run A:
==> flow/design.v <==
module alu (
    input  [18:0] a,
    input  [18:0] b,
    input  [4:0]  opcode,
    output reg [37:0] outau
);
always @(*) begin
    case (opcode)
        5'b00000: outau = {19'b0, a + b};         
        5'b00001: outau = {19'b0, a - b};         
        5'b00010: outau = a * b;                  
        5'b00011: outau = (b != 0) ? {19'b0, a / b} : 38'b0;  
        5'b00100: outau = {19'b0, a + 19'd1};     
        5'b00101: outau = {19'b0, a - 19'd1};     
        5'b00110: outau = {19'b0, a & b};         
        5'b00111: outau = {19'b0, a | b};         
        5'b01000: outau = {19'b0, a ^ b};         
        5'b01001: outau = {19'b0, ~a};            
        default : outau = 38'b0;                  
    endcase
end
endmodule
module program_counter (
    input clk,
    input rst,
    input pc_enable,
    input [1:0] pc_sel,            
    input [18:0] target_addr,      
    output reg [18:0] pc
);
always @(posedge clk or posedge rst) begin
    if (rst) begin
        pc <= 19'd0;
    end 
    else if (pc_enable) begin
        case (pc_sel)
            2'b00: pc <= pc + 1;         
            2'b01: pc <= target_addr;        
            2'b10: pc <= target_addr;        
            2'b11: pc <= target_addr;        
        endcase
    end
end
endmodule
module inst_reg (
    input clk,
    input load_IR,
    input [18:0] ins,               
    output reg [4:0] opcode,        
    output reg [3:0] rs1, rs2, rd,  
    output reg [13:0] addr_imm,     
    output reg [5:0] branch_offset  
);
    localparam OPC_ADD   = 5'd0,
               OPC_SUB   = 5'd1,
               OPC_MUL   = 5'd2,
               OPC_DIV   = 5'd3,
               OPC_INC   = 5'd4,
               OPC_DEC   = 5'd5,
               OPC_AND   = 5'd6,
               OPC_OR    = 5'd7,
               OPC_XOR   = 5'd8,
               OPC_NOT   = 5'd9,
               OPC_LD    = 5'd10,
               OPC_ST    = 5'd11,
               OPC_BEQ   = 5'd12,
               OPC_BNE   = 5'd13,
               OPC_JMP   = 5'd14,
               OPC_CALL  = 5'd15;
    always @(posedge clk) begin
        if (load_IR) begin
            opcode <= ins[18:14];
            rs1 <= 4'd0;
            rs2 <= 4'd0;
            rd <= 4'd0;
            addr_imm <= 14'd0;
            branch_offset <= 6'd0;
            case (ins[18:14])
                OPC_ADD, OPC_SUB, OPC_MUL, OPC_DIV,
                OPC_INC, OPC_DEC, OPC_AND, OPC_OR,
                OPC_XOR, OPC_NOT: begin
                    rs1 <= ins[13:10];
                    rs2 <= ins[9:6];
                    rd  <= ins[5:2];
                end
                OPC_LD, OPC_ST: begin
                    rs1 <= ins[13:10];             
                    rs2 <= ins[9:6];               
                    addr_imm <= {8'd0, ins[5:0]};  
                end
                OPC_BEQ, OPC_BNE: begin
                    rs1 <= ins[13:10];            
                    rs2 <= ins[9:6];              
                    branch_offset <= ins[5:0];    
                end
                OPC_JMP, OPC_CALL: begin
                    addr_imm <= ins[13:0];        
                end
                default: begin
                end
            endcase
        end
    end
endmodule
module reg_file (
    input clk,
    input rst,
    input reg_write,                  
    input [4:0] read_reg1,            
    input [4:0] read_reg2,            
    input [4:0] write_reg,            
    input [18:0] write_data,          
    output [18:0] read_data1,         
    output [18:0] read_data2          
);
    reg [18:0] registers [0:31];
    assign read_data1 = registers[read_reg1];
    assign read_data2 = registers[read_reg2];
    integer i;
    always @(posedge clk or posedge rst) begin
        if (rst) begin
            for (i = 0; i < 32; i = i + 1)
                registers[i] <= 19'd0;
        end else if (reg_write) begin
                        registers[write_reg] <= write_data;
        end
    end
endmodule
module control_unit (
    input clk, rst,
    input [4:0] opcode,                     	 
    input regs_equal,				 
    output reg mem_read,			 
    output reg mem_write,			 
    output reg reg_write,			 
    output reg load_IR,				 
    output reg pc_enable,			 
    output reg [4:0] ALU_op,			 
    output reg [1:0] pc_sel,			 
    output halted				 
);
    parameter FETCH = 3'b000, EXECUTE = 3'b001, MEMORY = 3'b010,
              WRITBK = 3'b011, CONTROL = 3'b100, HALT = 3'b101;
    reg [2:0] state, next_state;
    assign halted = (state == HALT);
    always @(posedge clk or posedge rst) begin
        if (rst)
            state <= FETCH;
        else
            state <= next_state;
    end
    always @(*) begin
        case (state)
            FETCH: next_state = EXECUTE;
            EXECUTE: begin
                case (opcode)
                    5'b01010, 5'b01011: next_state = MEMORY;   				 
                    5'b01100, 5'b01101, 5'b01110, 5'b01111: next_state = CONTROL;	 
                    5'b00000, 5'b00001, 5'b00010, 5'b00011, 5'b00100,
                    5'b00101, 5'b00110, 5'b00111, 5'b01000, 5'b01001: next_state = WRITBK;  
                    5'b11111: next_state = HALT;					 
                    default: next_state = FETCH;					 
                endcase
            end
            MEMORY: begin
                if (opcode == 5'b01010)
                    next_state = WRITBK;	  
                else
                    next_state = FETCH;  	 
            end
            WRITBK: next_state = FETCH;
            CONTROL: next_state = FETCH;
            HALT: next_state = HALT;
            default: next_state = FETCH;
        endcase
    end
    always @(*) begin
        mem_read = 0;
        mem_write = 0;
        reg_write = 0;
        load_IR = 0;
        pc_enable = 0;
        ALU_op = 5'b00000;
        pc_sel = 2'b00;
        case (state)
            FETCH: begin
                mem_read = 1;
                load_IR = 1;
                pc_enable = 1;
                pc_sel = 2'b00;
            end
            EXECUTE: begin
                ALU_op = opcode;
            end
            MEMORY: begin
                if (opcode == 5'b01010)
                    mem_read = 1;        
                else
                    mem_write = 1;       
            end
            WRITBK: begin
                ALU_op = opcode;
                if (opcode != 5'b01011)  
                    reg_write = 1;
            end
            CONTROL: begin
                case (opcode)
                    5'b01100: begin pc_enable = regs_equal;  pc_sel = 2'b01; end  
                    5'b01101: begin pc_enable = !regs_equal; pc_sel = 2'b01; end  
                    5'b01110, 5'b01111: begin pc_enable = 1; pc_sel = 2'b10; end  
                    default: ;
                endcase
            end
            default: ;
        endcase
    end
endmodule
module top_module (
    input clk,
    input rst,
    output [18:0] imem_addr,               
    input  [18:0] imem_rdata,              
    output [8:0]  dmem_addr,               
    input  [18:0] dmem_rdata,              
    output [18:0] dmem_wdata,              
    output        dmem_we,                 
    output        halt                     
);
    wire [4:0] opcode;
    wire [3:0] rs1, rs2, rd;
    wire [13:0] addr_imm;
    wire [5:0] branch_offset;
    wire [4:0] alu_opcode;
    wire [1:0] pc_sel;
    wire [18:0] reg_data1, reg_data2;
    wire [37:0] alu_result;
    wire mem_read, mem_write, reg_write, load_IR, pc_enable;
    wire [18:0] pc_value;
    wire [18:0] target_addr;
    reg [18:0] mem_read_data;
    always @(posedge clk) begin
        if (mem_read)
            mem_read_data <= dmem_rdata;
    end
    wire is_load = (opcode == 5'b01010);
    wire [3:0]  wb_reg  = is_load ? rs2 : rd;
    wire [18:0] wb_data = is_load ? mem_read_data : alu_result[18:0];
    wire [18:0] ea      = reg_data1 + {5'd0, addr_imm};
    assign imem_addr  = pc_value;
    assign dmem_addr  = ea[8:0];
    assign dmem_wdata = reg_data2;
    assign dmem_we    = mem_write;
    assign target_addr = (pc_sel == 2'b01) ? (pc_value + {{13{branch_offset[5]}}, branch_offset}) : {5'd0, addr_imm};
    program_counter PC (
        .clk(clk),
        .rst(rst),
        .pc_enable(pc_enable),
        .pc_sel(pc_sel),
        .target_addr(target_addr),
        .pc(pc_value)
    );
    inst_reg IR (
        .clk(clk),
        .load_IR(load_IR),
        .ins(imem_rdata),
        .opcode(opcode),
        .rs1(rs1),
        .rs2(rs2),
        .rd(rd),
        .addr_imm(addr_imm),
        .branch_offset(branch_offset)
    );
    control_unit CU (
        .clk(clk),
        .rst(rst),
        .opcode(opcode),
        .regs_equal(reg_data1 == reg_data2),
        .mem_read(mem_read),
        .mem_write(mem_write),
        .reg_write(reg_write),
        .load_IR(load_IR),
        .pc_enable(pc_enable),
        .ALU_op(alu_opcode),
        .pc_sel(pc_sel),
        .halted(halt)
    );
    reg_file RF (
        .clk(clk),
        .rst(rst),
        .reg_write(reg_write),
        .read_reg1({1'b0, rs1}),
        .read_reg2({1'b0, rs2}),
        .write_reg({1'b0, wb_reg}),
        .write_data(wb_data),
        .read_data1(reg_data1),
        .read_data2(reg_data2)
    );
    alu ALU (
        .a(reg_data1),
        .b(reg_data2),
        .opcode(alu_opcode),
        .outau(alu_result)
    );
endmodule
make LEC_CHECK=0 CAP_MARGIN=20 CORE_MARGIN=8 CORE_UTILIZATION=53 CTS_CLUSTER_DIAMETER=340 GPL_TIMING_DRIVEN=0 MAX_ROUTING_LAYER=met4 MIN_ROUTING_LAYER=met2 PLACE_DENSITY=0.71 SETUP_SLACK_MARGIN=-1.11 SLEW_MARGIN=20 finish   # period 38.5 ns
run.sh (not shown) runs the stock make flow with config.mk's settings and CLKGATE_MAP_FILE=.
Run A failed in global routing (5_1_grt) with GRT-0116.
[inputs] run B vs run A
# run A
export LEC_CHECK = 0
export CAP_MARGIN = 20
export CORE_MARGIN = 8
export CORE_UTILIZATION = 53
export CTS_CLUSTER_DIAMETER = 340
export GPL_TIMING_DRIVEN = 0
export MAX_ROUTING_LAYER = met4
export MIN_ROUTING_LAYER = met2
export PLACE_DENSITY = 0.71
export SETUP_SLACK_MARGIN = -1.11
export SLEW_MARGIN = 20
create_clock -name core_clock -period 38.5 [get_ports {clk}]
# run B
export LEC_CHECK = 0
export CAP_MARGIN = 20
export CORE_MARGIN = 2
export CORE_UTILIZATION = 58
export CTS_CLUSTER_SIZE = 41
export MAX_ROUTING_LAYER = met4
export SLEW_MARGIN = 20
create_clock -name core_clock -period 16.5 [get_ports {clk}]
--- outcome ---
Completing all stages was not enough for run B: its layout failed the final checks because of negative setup slack. Run A → run B: synthesized-area fraction occupied by and/or/nand/nor cells has remained practically unchanged, placeable core region went down 9.3%, chip area moved down. Run B — pre-CTS setup slack 6.68 ns lower, run A as reference. The lower cell count after placement came out of run A. Changes observed in run B relative to run A: post-cts sizing count down about 50%; synthesized area flat; row count down 5.
diff inputs: run B => run C
# run B
export LEC_CHECK = 0
export CAP_MARGIN = 20
export CORE_MARGIN = 2
export CORE_UTILIZATION = 58
export CTS_CLUSTER_SIZE = 41
export MAX_ROUTING_LAYER = met4
export SLEW_MARGIN = 20
create_clock -name core_clock -period 16.5 [get_ports {clk}]
# run C
export LEC_CHECK = 0
export CAP_MARGIN = 20
export CORE_MARGIN = 2
export CORE_UTILIZATION = 66
export SETUP_SLACK_MARGIN = 4.29
export SLEW_MARGIN = 20
create_clock -name core_clock -period 38.5 [get_ports {clk}]
[summary]
Measured against each other, run C and run B differ in area after detailed placement, the lower figure coming from run C.
Run C against run B: die area lost 12%, worst setup slack before clock tree synthesis now sits higher, count of hold-fix buffers inserted at cts held steady.
Chip height: run C and run B compared, higher one is run B
Run C did not finish; the tool stopped in global routing (5_1_grt) with error GRT-0232.
Delta (run C minus run B): clock buffer count from CTS held steady; area inside the core boundary shrank by about 12%.
The inputs of run D differ from those of run C as listed below.
# run C
export LEC_CHECK = 0
export CAP_MARGIN = 20
export CORE_MARGIN = 2
export CORE_UTILIZATION = 66
export SETUP_SLACK_MARGIN = 4.29
export SLEW_MARGIN = 20
create_clock -name core_clock -period 38.5 [get_ports {clk}]
# run D
export LEC_CHECK = 0
export CAP_MARGIN = 20
export CORE_MARGIN = 2
export CORE_UTILIZATION = 59
export SLEW_MARGIN = 20
export TNS_END_PERCENT = 5
create_clock -name core_clock -period 36.1 [get_ports {clk}]
==> comparison <==
- Run D completed end to end; final checks failed (negative setup slack).
- Count of buffers added by post-CTS timing repair for setup: lower on run D
- Compared with run C, in run D post-synth area from yosys stat closely matched the old numbers, chip footprint increased by 12% relative to the old numbers, number of buffers inserted by hold repair at cts closely matched the old numbers.
